==> run a <==
==> flow/design.v <==
module exponent_multiplier (
    i_clk, i_rst_n,
    i_load, i_start, i_select,
    i_A, i_B,
    o_done, led_select, o_P,
	seg_i_A_ten, seg_i_A_unit, 
	seg_i_B_ten, seg_i_B_unit, 
	seg_o_P_thousand, seg_o_P_hundred, seg_o_P_ten, seg_o_P_unit
);
    input wire i_clk, i_rst_n;
    input wire i_load, i_start, i_select;
    input [3:0] i_A, i_B;
    output reg o_done, led_select;
    output reg [29:0] o_P;
	output reg [6:0] seg_i_A_ten, seg_i_A_unit;
	output reg [6:0] seg_i_B_ten, seg_i_B_unit;
	output reg [6:0] seg_o_P_thousand, seg_o_P_hundred, seg_o_P_ten, seg_o_P_unit;
    parameter IDLE = 3'b000, LOAD = 3'b001, CALC = 3'b010, FINISH = 3'b011;
    reg [2:0] current_state;
    reg [3:0] reg_A, reg_B;
	reg [3:0] led_reg_A, led_reg_B;
    reg [19:0] reg_A_shift;
    reg [29:0] reg_P_exp;
    reg [7:0] reg_P_mul;
    reg [3:0] counter_exp;
    reg [2:0] index_bit_B;
    reg exp_done, mul_done;
    always @(posedge i_clk or negedge i_rst_n) begin
        if (!i_rst_n) begin
            reg_A <= 4'b0;
            reg_B <= 4'b0;
            reg_P_exp <= 30'b1;
            reg_P_mul <= 8'b0;
            reg_A_shift <= 20'b0;
			led_reg_A <= 4'b0;	
			led_reg_B <= 4'b0;	
            o_done <= 0;
			led_select <= 0;
            o_P <= 30'b0;
            counter_exp <= 4'b0;
            index_bit_B <= 3'b0;
            exp_done <= 0;
            mul_done <= 0;
            current_state <= IDLE;
        end
        else begin
            case (current_state)
                IDLE: begin
                    reg_A <= 4'b0;
                    reg_B <= 4'b0;
                    reg_P_exp <= 30'b1;
                    reg_P_mul <= 8'b0;
                    reg_A_shift <= 20'b0;
                    o_done <= 0;
					led_select <= 0;
                    o_P <= 30'b0;
                    counter_exp <= 4'b0;
                    index_bit_B <= 3'b0;
                    exp_done <= 0;
                    mul_done <= 0;
                    if (!i_load) begin 
                        reg_A <= i_A;
						led_reg_A <= i_A;
                        reg_B <= i_B;
						led_reg_B <= i_B;
                        reg_A_shift <= {16'b0, i_A};
                        current_state <= LOAD;
                    end                    
                end    
                LOAD: begin                    
                    current_state <= (!i_start) ? CALC : LOAD;
                end
                CALC: begin
                    if (i_start) begin
                        if (!exp_done) begin
                            if (counter_exp < reg_B) begin
                                reg_P_exp <= reg_P_exp * reg_A;
                                counter_exp <= counter_exp + 1;
                            end
                            else begin
                                exp_done <= 1;
                            end
                        end
                        if (!mul_done) begin
                            if (index_bit_B < 4) begin
                                if (reg_B[index_bit_B]) begin
                                    reg_P_mul <= reg_P_mul + reg_A_shift[7:0];
                                end
                                reg_A_shift <= reg_A_shift << 1;
                                index_bit_B <= index_bit_B + 1;
                            end
                            else begin
                                mul_done <= 1;
                            end
                        end
                        if (exp_done && mul_done) begin
                            current_state <= FINISH;
                        end
                    end
                end
                FINISH: begin
                    o_done <= 1;
                    led_select <= !i_select;
                    if (!i_select) begin
                        o_P <= reg_P_exp;
                    end
                    else if (i_select) begin
                        o_P <= {22'b0, reg_P_mul};
                    end
                    if (!i_start) begin
                        current_state <= IDLE;
                    end
                end
            endcase
        end
    end
	always @(*) begin                 
		case (led_reg_A % 10)
			4'd0: seg_i_A_unit = 7'b1000000;
			4'd1: seg_i_A_unit = 7'b1111001;
			4'd2: seg_i_A_unit = 7'b0100100;
			4'd3: seg_i_A_unit = 7'b0110000;
			4'd4: seg_i_A_unit = 7'b0011001;
			4'd5: seg_i_A_unit = 7'b0010010;
			4'd6: seg_i_A_unit = 7'b0000010;
			4'd7: seg_i_A_unit = 7'b1111000;
			4'd8: seg_i_A_unit = 7'b0000000;
			4'd9: seg_i_A_unit = 7'b0010000;
			default: seg_i_A_unit = 7'b1000000;
		endcase
		case (led_reg_A / 10)
			4'd0: seg_i_A_ten = 7'b1000000;
			4'd1: seg_i_A_ten = 7'b1111001;
			4'd2: seg_i_A_ten = 7'b0100100;
			4'd3: seg_i_A_ten = 7'b0110000;
			4'd4: seg_i_A_ten = 7'b0011001;
			4'd5: seg_i_A_ten = 7'b0010010;
			4'd6: seg_i_A_ten = 7'b0000010;
			4'd7: seg_i_A_ten = 7'b1111000;
			4'd8: seg_i_A_ten = 7'b0000000;
			4'd9: seg_i_A_ten = 7'b0010000;
			default: seg_i_A_ten = 7'b1000000;
		endcase
		case (led_reg_B % 10)
			4'd0: seg_i_B_unit = 7'b1000000;
			4'd1: seg_i_B_unit = 7'b1111001;
			4'd2: seg_i_B_unit = 7'b0100100;
			4'd3: seg_i_B_unit = 7'b0110000;
			4'd4: seg_i_B_unit = 7'b0011001;
			4'd5: seg_i_B_unit = 7'b0010010;
			4'd6: seg_i_B_unit = 7'b0000010;
			4'd7: seg_i_B_unit = 7'b1111000;
			4'd8: seg_i_B_unit = 7'b0000000;
			4'd9: seg_i_B_unit = 7'b0010000;
			default: seg_i_B_unit = 7'b1000000;
		endcase
		case (led_reg_B / 10)
			4'd0: seg_i_B_ten = 7'b1000000;
			4'd1: seg_i_B_ten = 7'b1111001;
			4'd2: seg_i_B_ten = 7'b0100100;
			4'd3: seg_i_B_ten = 7'b0110000;
			4'd4: seg_i_B_ten = 7'b0011001;
			4'd5: seg_i_B_ten = 7'b0010010;
			4'd6: seg_i_B_ten = 7'b0000010;
			4'd7: seg_i_B_ten = 7'b1111000;
			4'd8: seg_i_B_ten = 7'b0000000;
			4'd9: seg_i_B_ten = 7'b0010000;
			default: seg_i_B_ten = 7'b1000000;
		endcase
		case (o_P % 10)
			4'd0: seg_o_P_unit = 7'b1000000;
			4'd1: seg_o_P_unit = 7'b1111001;
			4'd2: seg_o_P_unit = 7'b0100100;
			4'd3: seg_o_P_unit = 7'b0110000;
			4'd4: seg_o_P_unit = 7'b0011001;
			4'd5: seg_o_P_unit = 7'b0010010;
			4'd6: seg_o_P_unit = 7'b0000010;
			4'd7: seg_o_P_unit = 7'b1111000;
			4'd8: seg_o_P_unit = 7'b0000000;
			4'd9: seg_o_P_unit = 7'b0010000;
			default: seg_o_P_unit = 7'b1000000;
		endcase
		case ((o_P / 10) % 10)
			4'd0: seg_o_P_ten = 7'b1000000;
			4'd1: seg_o_P_ten = 7'b1111001;
			4'd2: seg_o_P_ten = 7'b0100100;
			4'd3: seg_o_P_ten = 7'b0110000;
			4'd4: seg_o_P_ten = 7'b0011001;
			4'd5: seg_o_P_ten = 7'b0010010;
			4'd6: seg_o_P_ten = 7'b0000010;
			4'd7: seg_o_P_ten = 7'b1111000;
			4'd8: seg_o_P_ten = 7'b0000000;
			4'd9: seg_o_P_ten = 7'b0010000;
			default: seg_o_P_ten = 7'b1000000;
		endcase
		case ((o_P / 100) % 10)
			4'd0: seg_o_P_hundred = 7'b1000000;
			4'd1: seg_o_P_hundred = 7'b1111001;
			4'd2: seg_o_P_hundred = 7'b0100100;
			4'd3: seg_o_P_hundred = 7'b0110000;
			4'd4: seg_o_P_hundred = 7'b0011001;
			4'd5: seg_o_P_hundred = 7'b0010010;
			4'd6: seg_o_P_hundred = 7'b0000010;
			4'd7: seg_o_P_hundred = 7'b1111000;
			4'd8: seg_o_P_hundred = 7'b0000000;
			4'd9: seg_o_P_hundred = 7'b0010000;
			default: seg_o_P_hundred = 7'b1000000;
		endcase
		case ((o_P / 1000) % 10)
			4'd0: seg_o_P_thousand = 7'b1000000;
			4'd1: seg_o_P_thousand = 7'b1111001;
			4'd2: seg_o_P_thousand = 7'b0100100;
			4'd3: seg_o_P_thousand = 7'b0110000;
			4'd4: seg_o_P_thousand = 7'b0011001;
			4'd5: seg_o_P_thousand = 7'b0010010;
			4'd6: seg_o_P_thousand = 7'b0000010;
			4'd7: seg_o_P_thousand = 7'b1111000;
			4'd8: seg_o_P_thousand = 7'b0000000;
			4'd9: seg_o_P_thousand = 7'b0010000;
			default: seg_o_P_thousand = 7'b1000000;		
		endcase
    end
endmodule
==> flow/run.sh <==
#!/bin/bash
# the make line also repeats each setting of config.mk as NAME=value (left out here)
make -C /OpenROAD-flow-scripts/flow DESIGN_CONFIG=/design/flow/config.mk WORK_HOME=/design/flow/orfs CLKGATE_MAP_FILE= finish
==> flow/config.mk <==
export PLATFORM = sky130hd
export DESIGN_NAME = exponent_multiplier
export DESIGN_NICKNAME = exponent_multiplier
export VERILOG_FILES = /design/flow/design.v
export SDC_FILE = /design/flow/constraint.sdc
export NUM_CORES = 4
export LEC_CHECK = 0
export ABC_AREA = 1
export CAP_MARGIN = 10
export CORE_ASPECT_RATIO = 1.45
export CORE_MARGIN = 2
export CORE_UTILIZATION = 70
export CTS_CLUSTER_DIAMETER = 207
export CTS_CLUSTER_SIZE = 22
export MAX_ROUTING_LAYER = met4
export MIN_ROUTING_LAYER = met1
export SETUP_SLACK_MARGIN = 1.01
export SLEW_MARGIN = 20
export TNS_END_PERCENT = 25
==> flow/constraint.sdc <==
create_clock -name core_clock -period 47.8 [get_ports {i_clk}]
set_input_delay 9.5600 -clock core_clock [delete_from_list [all_inputs] [get_ports {i_clk}]]
set_output_delay 9.5600 -clock core_clock [all_outputs]
set_load 0.01 [all_outputs]
==> inputs of run b, as changes to run a <==
==> flow/config.mk (replaced) <==
export PLATFORM = sky130hd
export DESIGN_NAME = exponent_multiplier
export DESIGN_NICKNAME = exponent_multiplier
export VERILOG_FILES = /design/flow/design.v
export SDC_FILE = /design/flow/constraint.sdc
export NUM_CORES = 4
export LEC_CHECK = 0
export CAP_MARGIN = 20
export CORE_MARGIN = 2
export CORE_UTILIZATION = 40
export PLACE_DENSITY = 0.6
export SLEW_MARGIN = 20
==> flow/constraint.sdc (replaced) <==
create_clock -name core_clock -period 48.9 [get_ports {i_clk}]
set_input_delay 9.7800 -clock core_clock [delete_from_list [all_inputs] [get_ports {i_clk}]]
set_output_delay 9.7800 -clock core_clock [all_outputs]
set_load 0.01 [all_outputs]
==> inputs of run c, as changes to run a <==
==> flow/config.mk (replaced) <==
export PLATFORM = sky130hd
export DESIGN_NAME = exponent_multiplier
export DESIGN_NICKNAME = exponent_multiplier
export VERILOG_FILES = /design/flow/design.v
export SDC_FILE = /design/flow/constraint.sdc
export NUM_CORES = 4
export LEC_CHECK = 0
export ABC_AREA = 1
export CAP_MARGIN = 20
export CORE_MARGIN = 2
export CORE_UTILIZATION = 72
export CTS_CLUSTER_SIZE = 99
export PLACE_DENSITY = 0.6
export SLEW_MARGIN = 20
==> flow/constraint.sdc (replaced) <==
create_clock -name core_clock -period 64.5 [get_ports {i_clk}]
set_input_delay 12.9000 -clock core_clock [delete_from_list [all_inputs] [get_ports {i_clk}]]
set_output_delay 12.9000 -clock core_clock [all_outputs]
set_load 0.01 [all_outputs]
==> inputs of run d, as changes to run a <==
==> flow/config.mk (replaced) <==
export PLATFORM = sky130hd
export DESIGN_NAME = exponent_multiplier
export DESIGN_NICKNAME = exponent_multiplier
export VERILOG_FILES = /design/flow/design.v
export SDC_FILE = /design/flow/constraint.sdc
export NUM_CORES = 4
export LEC_CHECK = 0
export ABC_AREA = 1
export CAP_MARGIN = 20
export CORE_MARGIN = 2
export CORE_UTILIZATION = 40
export CTS_CLUSTER_SIZE = 16
export PLACE_DENSITY = 0.92
export SLEW_MARGIN = 20
==> flow/constraint.sdc (replaced) <==
create_clock -name core_clock -period 50.0 [get_ports {i_clk}]
set_input_delay 10.0000 -clock core_clock [delete_from_list [all_inputs] [get_ports {i_clk}]]
set_output_delay 10.0000 -clock core_clock [all_outputs]
set_load 0.01 [all_outputs]
==> summary of the runs <==
- Run c completed without violations. Run b completed with no timing, DRC or antenna violations. Run a stopped in global routing (5_1_grt). Run d died in global routing (5_1_grt) with GRT-0232.
- Hold slack: run c is higher than run b (0.016 ns).
- Of run c and run b, run b has the higher routed wire length (gap about 23%, measured against run b).
- Synthesized cell count: run b is lower than run a (about 20%).
- Of run b and run c, run b has the higher clock skew (gap 0.019 ns).
- Between run c and run b, the lower clock-buffer cell count is in run b (gap 1).
- In sequential cell count, run b and run c do not differ.
